== zinc ==
Design cpu, start of the top module:
module cpu 
	(output wire [7:0] address,
	 output wire [7:0] to_memory,
	 output wire write,
	 input wire [7:0] from_memory, 
     input wire clk, reset);
clock: 6.73 ns
lec_check: 0
cap_margin: 20
cell_pad_in_sites_global_placement: 2
core_aspect_ratio: 0.65
core_margin: 2
core_utilization: 40
cts_cluster_size: 53
gpl_routability_driven: 0
gpl_timing_driven: 1
slew_margin: 5
run.sh (not shown) runs the stock make flow with config.mk's settings and CLKGATE_MAP_FILE=.
The inputs of sierra differ from those of zinc as listed below.
- removing GPL_TIMING_DRIVEN (formerly 1)
- removing CORE_ASPECT_RATIO (formerly 0.65)
- changing SLEW_MARGIN from 5 to 20
- removing CELL_PAD_IN_SITES_GLOBAL_PLACEMENT (formerly 2)
- changing CORE_UTILIZATION from 40 to 66
- removing CTS_CLUSTER_SIZE (formerly 53)
- removing GPL_ROUTABILITY_DRIVEN (formerly 0)
- changing the clock period (ns, I/O delays scaled along) from 6.73 to 4.4
==> results <==
- Side by side, wire length turned out lower in sierra than in zinc.
- sierra reports a lower final area than zinc does.
- Looking at kind of path behind the tightest hold check, the in -> async result is from sierra; the reg -> reg one comes from zinc.
- Comparing sierra and zinc, the higher number of global-route vias before repair is on sierra.
- Compared to zinc, sierra leaves less free space in the core.
Relative to sierra, the following input files were edited for violet:
- a change of CORE_UTILIZATION from 66 to 72
- an added CTS_CLUSTER_DIAMETER of 93
- a change of the clock period (ns, I/O delays scaled along) from 4.4 to 3.58
--- outcome ---
Summary across sierra and violet: the single failing run is violet. Final checks on violet, whose flow otherwise completed, came back failing, citing negative setup slack. On largest fanout on the critical path: between sierra and violet, it ends up higher for sierra. violet against sierra; horizontal extent of the die is down by a few percent. Overall track demand over capacity in global routing in violet is 4.0 points above sierra.
What lagoon does differently from violet at the input level:
- a deleted CTS_CLUSTER_DIAMETER that had been 93
- a change of CORE_UTILIZATION from 72 to 56
- a change of CAP_MARGIN from 20 to 30
- a change of the clock period (ns, I/O delays scaled along) from 3.58 to 8.0
--- outcome ---
- Compared with violet, lagoon shows a utilization that is 23 points lower.
- lagoon has completed all stages; timing, DRC and antenna checks passed.
- Diff violet -> lagoon | via count | decrease of about 9%
- Taking violet as the reference, in lagoon core region area +31%, global-route wire length before repair -4.5%.
- The die of lagoon is larger than the one used in violet.
- Diff violet -> lagoon: global-route track usage on met1 lower, total detailed-routing wirelength lower, number of nets at the end of the flow lower.

* * *

Starting RTL as in the previous note.
==> flow/config.mk <==
export PLATFORM = sky130hd
export DESIGN_NAME = cpu
export DESIGN_NICKNAME = cpu
export VERILOG_FILES = /design/flow/design.v
export SDC_FILE = /design/flow/constraint.sdc
export NUM_CORES = 4
export LEC_CHECK = 0
export ABC_AREA = 1
export CAP_MARGIN = 20
export CORE_ASPECT_RATIO = 0.5
export CORE_MARGIN = 2
export CORE_UTILIZATION = 69
export CTS_CLUSTER_DIAMETER = 393
export CTS_CLUSTER_SIZE = 94
export PLACE_DENSITY = 0.38
export SLEW_MARGIN = 20
export TNS_END_PERCENT = 10
==> flow/constraint.sdc <==
create_clock -name core_clock -period 5.16 [get_ports {clk}]
set_input_delay 1.0320 -clock core_clock [delete_from_list [all_inputs] [get_ports {clk}]]
set_output_delay 1.0320 -clock core_clock [all_outputs]
set_load 0.01 [all_outputs]
The starting point ran to the end with no violations.
Then changed:
ABC_AREA = default   (was 1)
CORE_ASPECT_RATIO = default   (was 0.5)
CORE_UTILIZATION = 35   (was 69)
CTS_CLUSTER_DIAMETER = default   (was 393)
CTS_CLUSTER_SIZE = default   (was 94)
PLACE_DENSITY = default   (was 0.38)
TNS_END_PERCENT = default   (was 10)
clock period = 9.95 ns   (was 5.16 ns; I/O delays follow)
The changed run went through all stages and came out clean.
Worst setup slack improves by 3.0 ns.
Die size rises by 100%.
Wire length rose by 15%.
Global-route usage drops by 18 points.
Then changed:
CORE_UTILIZATION = 70   (was 35)
CTS_CLUSTER_SIZE = 14   (was default)
clock period = 2.78 ns   (was 9.95 ns; I/O delays follow)
The changed run failed in global routing on GRT-0116.
Die area decreases by 49%.
Area after synthesis is unchanged.
Synthesized cell count stays the same.

* * *

run 1:
cpu again, from the RTL that the note above started with.
Settings: LEC_CHECK=0, ABC_AREA=1, CAP_MARGIN=20, CELL_PAD_IN_SITES_DETAIL_PLACEMENT=2, CELL_PAD_IN_SITES_GLOBAL_PLACEMENT=0, CORE_ASPECT_RATIO=1.65, CORE_MARGIN=2, CORE_UTILIZATION=54, CTS_CLUSTER_DIAMETER=339, CTS_CLUSTER_SIZE=49, GPL_ROUTABILITY_DRIVEN=1, GPL_TIMING_DRIVEN=1, MAX_ROUTING_LAYER=met4, MIN_ROUTING_LAYER=met2, PLACE_DENSITY=0.76, SLEW_MARGIN=20, TNS_END_PERCENT=15; clock period 8.14 ns.
What ended run 1 was a tool error in detailed placement; the run never finished.
The following lists how run 2 was set up differently from run 1:
- changing GPL_ROUTABILITY_DRIVEN from 1 to 0
- setting SETUP_SLACK_MARGIN to 2.42 for the first time
- changing CORE_UTILIZATION from 54 to 45
- removing TNS_END_PERCENT (formerly 15)
- removing ABC_AREA (formerly 1)
- changing CORE_ASPECT_RATIO from 1.65 to 1.8
- changing GPL_TIMING_DRIVEN from 1 to 0
- removing MAX_ROUTING_LAYER (formerly met4)
- changing CTS_CLUSTER_SIZE from 49 to 64
### Flow results
- What ended run 2 was a tool error in global routing; the run never finished.
- Width of the die was higher in run 2 than in run 1.
- In run 2, fraction of the mapped netlist area in simple logic gates is lower than in run 1.
- Run 2 — aoi/oai-family share of the synthesized area 16 points higher, run 1 as reference
- [compare] base=run 1 new=run 2: cell count after synthesis decreased by 13% relative to the old numbers; area enclosed by the die boundary went up; sequential fraction of the synthesis area down 0.91 points.
- The run showing the smaller area of the core is run 1.
- The final reports for run 2 and run 1 show chip area in the Yosys report higher in the former.
- Side by side, area after synthesis turned out higher in run 2 than in run 1.
- Diff run 2..run 1 | post-synthesis register bit count | unchanged
- Between run 2 and run 1, the difference in XOR/XNOR share of the synthesized area is negligible.
[inputs] run 3 vs run 2
- removing GPL_ROUTABILITY_DRIVEN (formerly 0)
- removing GPL_TIMING_DRIVEN (formerly 0)
- setting TNS_END_PERCENT to 15 for the first time
- changing CELL_PAD_IN_SITES_DETAIL_PLACEMENT from 2 to 0
- changing CTS_CLUSTER_SIZE from 64 to 93
- removing SETUP_SLACK_MARGIN (formerly 2.42)
- changing CORE_ASPECT_RATIO from 1.8 to 0.5
- removing CELL_PAD_IN_SITES_GLOBAL_PLACEMENT (formerly 0)
- removing PLACE_DENSITY (formerly 0.76)
- changing MIN_ROUTING_LAYER from met2 to met1
Results
Having completed the whole flow, run 3 delivered a layout that passed the timing, design-rule and antenna checks. Comparing run 2 with run 3, the initial core utilization came out essentially unchanged. Relative to run 2, chip height has decreased by 46% in run 3. | die footprint | run 3 vs run 2 | ≈ equal |. | row count | run 3 vs run 2 | 27 lower |. Re number of synthesized register bits: no difference whatsoever between run 2 and run 3. Run 3 vs. run 2: width of the die up 78 um, core region area did not really move, post-detailed-placement half-perimeter wirelength now smaller, worst setup slack after placement now sits higher.
Input-level comparison between run 4 and run 3:
- swapping 45 for 72 in CORE_UTILIZATION
- putting PLACE_DENSITY at 0.35 where nothing was set
- putting SETUP_SLACK_MARGIN at -0.28 where nothing was set
- swapping 0.5 for 0.85 in CORE_ASPECT_RATIO
- clearing TNS_END_PERCENT, which used to be 15
- clearing CTS_CLUSTER_SIZE, which used to be 93
- swapping 8.14 for 4.47 in the clock period (ns, I/O delays scaled along)
--- outcome ---
Run 4 reports a higher ratio of final minimum period to clock period than run 3 does. Run 4 was carried through to the last stage, and its layout satisfied the timing, design-rule and antenna checks. In the reports for run 3 and run 4, the smaller post-synthesis to final-layout area growth belongs to run 4. Taking run 3 as the reference, in run 4 global routing met2 resource utilization increased by 19 points relative to the old numbers; final standard cell area without fillers decreased by 80 um^2 relative to the old numbers. Comparing run 3 and run 4, the higher final instance count without filler cells was measured on run 3. Diff run 3 -> run 4: number of cells on the worst reg-to-reg path essentially unchanged, area of the die decreased 37%, clock latency on the worst-skew pair essentially unchanged.

* * *

== run A ==
Starting RTL as in the previous note.
Settings: LEC_CHECK=0, CAP_MARGIN=20, CELL_PAD_IN_SITES_GLOBAL_PLACEMENT=2, CORE_ASPECT_RATIO=1.03, CORE_MARGIN=5, CORE_UTILIZATION=19, CTS_CLUSTER_DIAMETER=169, CTS_CLUSTER_SIZE=53, GPL_ROUTABILITY_DRIVEN=1, GPL_TIMING_DRIVEN=0, MIN_ROUTING_LAYER=met2, PLACE_DENSITY_LB_ADDON=0.25, SLEW_MARGIN=5, TNS_END_PERCENT=50; clock period 6.73 ns.
> inputs changed (run A -> run B)
- CTS_CLUSTER_DIAMETER: 169 -> unset
- TNS_END_PERCENT: 50 -> unset
- CORE_MARGIN: 5 -> 2
- CORE_UTILIZATION: 19 -> 40
- CORE_ASPECT_RATIO: 1.03 -> unset
- MIN_ROUTING_LAYER: met2 -> unset
- GPL_ROUTABILITY_DRIVEN: 1 -> 0
- PLACE_DENSITY_LB_ADDON: 0.25 -> unset
- the clock period (ns, I/O delays scaled along): 6.73 -> 8.0
[summary]
- Run B -> run A: clock net sink count delta 0, exact match
- On final-layout worst hold slack, run A and run B are basically level.
- Compared with run A, in run B placement-stage cell area now sits lower, setup slack went up 1310 ps.
## Diff of input files: run C against run B
- CTS_CLUSTER_SIZE no longer set, was 53
- GPL_TIMING_DRIVEN no longer set, was 0
- SLEW_MARGIN now 20, was 5
- GPL_ROUTABILITY_DRIVEN no longer set, was 0
- CELL_PAD_IN_SITES_GLOBAL_PLACEMENT no longer set, was 2
Results
As far as final-layout setup total negative slack goes, run C and run B are indistinguishable; the numbers are identical. STATUS final period demand of the worst path: run C loses against run B. Run C does worse than run B on post-route worst setup slack. Wire length, run B and run C: lower on run C. Run C ended with less count of clock-net buffers in the final layout than run B. Run B -> run C: number of nets in the synthesized netlist delta 0, exact match.
#### Input delta (run D over run C)
- putting PLACE_DENSITY at 0.39 where nothing was set
- swapping 20 for 15 in SLEW_MARGIN
- putting CTS_CLUSTER_SIZE at 10 where nothing was set
- putting TNS_END_PERCENT at 5 where nothing was set
- putting CTS_CLUSTER_DIAMETER at 339 where nothing was set
- swapping 40 for 67 in CORE_UTILIZATION
### Flow results
Run D went all the way through the flow, and no timing, DRC or antenna check failed. In summary, run C completed successfully, with a layout that passed the timing, design-rule and antenna checks. Looking at actual transition at the worst max-transition pin, run D sits 63 ps above run C. Against run C as the reference, run D delivers a higher worst-case setup slack after placement.
